## v48
## processor
module processor
(
	output reg w_en,
	output reg done,
	output reg [7:0] addr,
	output reg [31:0] data_out,
	input clk,
	input rst_n,
	input start,
	input [31:0] data_in
);
==> flow/config.mk <==
export PLATFORM = sky130hd
export DESIGN_NAME = processor
export DESIGN_NICKNAME = processor
export VERILOG_FILES = /design/flow/design.v
export SDC_FILE = /design/flow/constraint.sdc
export NUM_CORES = 4
export LEC_CHECK = 0
export CAP_MARGIN = 20
export CORE_MARGIN = 2
export CORE_UTILIZATION = 58
export CTS_CLUSTER_DIAMETER = 102
export GPL_ROUTABILITY_DRIVEN = 0
export GPL_TIMING_DRIVEN = 1
export PLACE_DENSITY = 0.37
export SLEW_MARGIN = 20
==> flow/constraint.sdc <==
create_clock -name core_clock -period 4.46 [get_ports {clk}]
set_input_delay 0.8920 -clock core_clock [delete_from_list [all_inputs] [get_ports {clk}]]
set_output_delay 0.8920 -clock core_clock [all_outputs]
set_load 0.01 [all_outputs]
run.sh (not shown) runs the stock make flow with config.mk's settings and CLKGATE_MAP_FILE=.
Layout checks on v48: not met. Flow itself completed; violations: setup timing.
Input changes introduced in v9 (baseline for comparison: v48):
- an added PLACE_DENSITY_LB_ADDON of 0.24
- an added CTS_CLUSTER_SIZE of 32
- a deleted PLACE_DENSITY that had been 0.37
- a change of CORE_UTILIZATION from 58 to 71
Although it ran to completion, v9 produced a layout that fails the final checks because of setup timing. For the area growth from synthesis to layout, v9 came in 0.51 points lower than v48 did. [diff] clock period minus worst slack, v9 relative to v48: regression. Diff v48 -> v9: count of clock-buffer cells in the layout fell 1.
Input changes introduced in v4 (baseline for comparison: v9):
- CAP_MARGIN changed from 20 to 5
- ABC_AREA newly set to 1
- PLACE_DENSITY newly set to 0.37
- PLACE_DENSITY_LB_ADDON removed (was 0.24)
Results
- Although v4 finished all stages, its layout failed final checks on setup timing.
- Cmp v4 vs v9: share of the core filled with cells in the final layout lower in v4
- [compare] base=v9 new=v4: xor/xnor cell area share of the yosys netlist lower, number of gates resized after CTS now sits lower.
- Detailed placement HPWL grows by a little under 10% when moving from v9 to v4.
- Re final standard cell count with taps included and fillers excluded: v9 was lower than v4.
- Compare v4 and v9 | number of antenna violations at the first check in global routing lower: v9
- Higher post-synthesis instance total goes to v4 over v9.
- Delta (v4 minus v9): via count went up; count of buffers not belonging to the clock network in the layout shows an increase of 2; sum of routed wire length over all layers picked up an extra 1.9%.

========
== alpha ==
processor again, from the RTL that the note above started with.
make LEC_CHECK=0 ABC_AREA=1 CAP_MARGIN=40 CORE_ASPECT_RATIO=0.5 CORE_MARGIN=2 CORE_UTILIZATION=68 CTS_CLUSTER_DIAMETER=371 CTS_CLUSTER_SIZE=99 PLACE_DENSITY=0.82 SETUP_SLACK_MARGIN=2.04 SLEW_MARGIN=20 TNS_END_PERCENT=20 finish   # period 6.98 ns
Input changes introduced in beta (baseline for comparison: alpha):
- removing PLACE_DENSITY (formerly 0.82)
- removing ABC_AREA (formerly 1)
- changing CAP_MARGIN from 40 to 20
- changing CORE_UTILIZATION from 68 to 72
- removing TNS_END_PERCENT (formerly 20)
- setting PLACE_DENSITY_LB_ADDON to 0.25 for the first time
- changing SETUP_SLACK_MARGIN from 2.04 to 0.74
- removing CTS_CLUSTER_DIAMETER (formerly 371)
- removing CTS_CLUSTER_SIZE (formerly 99)
- removing CORE_ASPECT_RATIO (formerly 0.5)
- changing the clock period (ns, I/O delays scaled along) from 6.98 to 6.55
### Flow results
Taking alpha as the reference, in beta synthesized area went down 910 sq um, number of detailed-routing iterations run before antenna repair went down 6. Going from alpha to beta, non-clock buffer count shrinks by 18%. alpha → beta: worst setup slack -1200 ps, cell count -about 21%, total wire length -about 14%, routed via count -17%.
#### Input delta (gamma over beta)
- setting CTS_CLUSTER_SIZE to 14 for the first time
- changing SETUP_SLACK_MARGIN from 0.74 to 0.45
- changing PLACE_DENSITY_LB_ADDON from 0.25 to 0.19
- setting CTS_CLUSTER_DIAMETER to 28 for the first time
- setting MAX_ROUTING_LAYER to met4 for the first time
- changing the clock period (ns, I/O delays scaled along) from 6.55 to 4.7
--- outcome ---
Layout checks on gamma: not met. Flow itself completed; violations: negative setup slack.
The worst setup path endpoint comes out data_out[22]$_DFFE_PN0P_ in one run and data_out[11]$_DFFE_PN0P_ in the other, namely in beta and gamma respectively.
A top metal layer carrying routed signals of met5 is what beta shows, while met4 belongs to gamma.
gamma vs. beta: count of inserted antenna diode cells +3, setup slack -1160 ps, sum of net half-perimeters after detailed placement +13%.
Compared with beta, gamma shows a final area that is 8.8% higher.
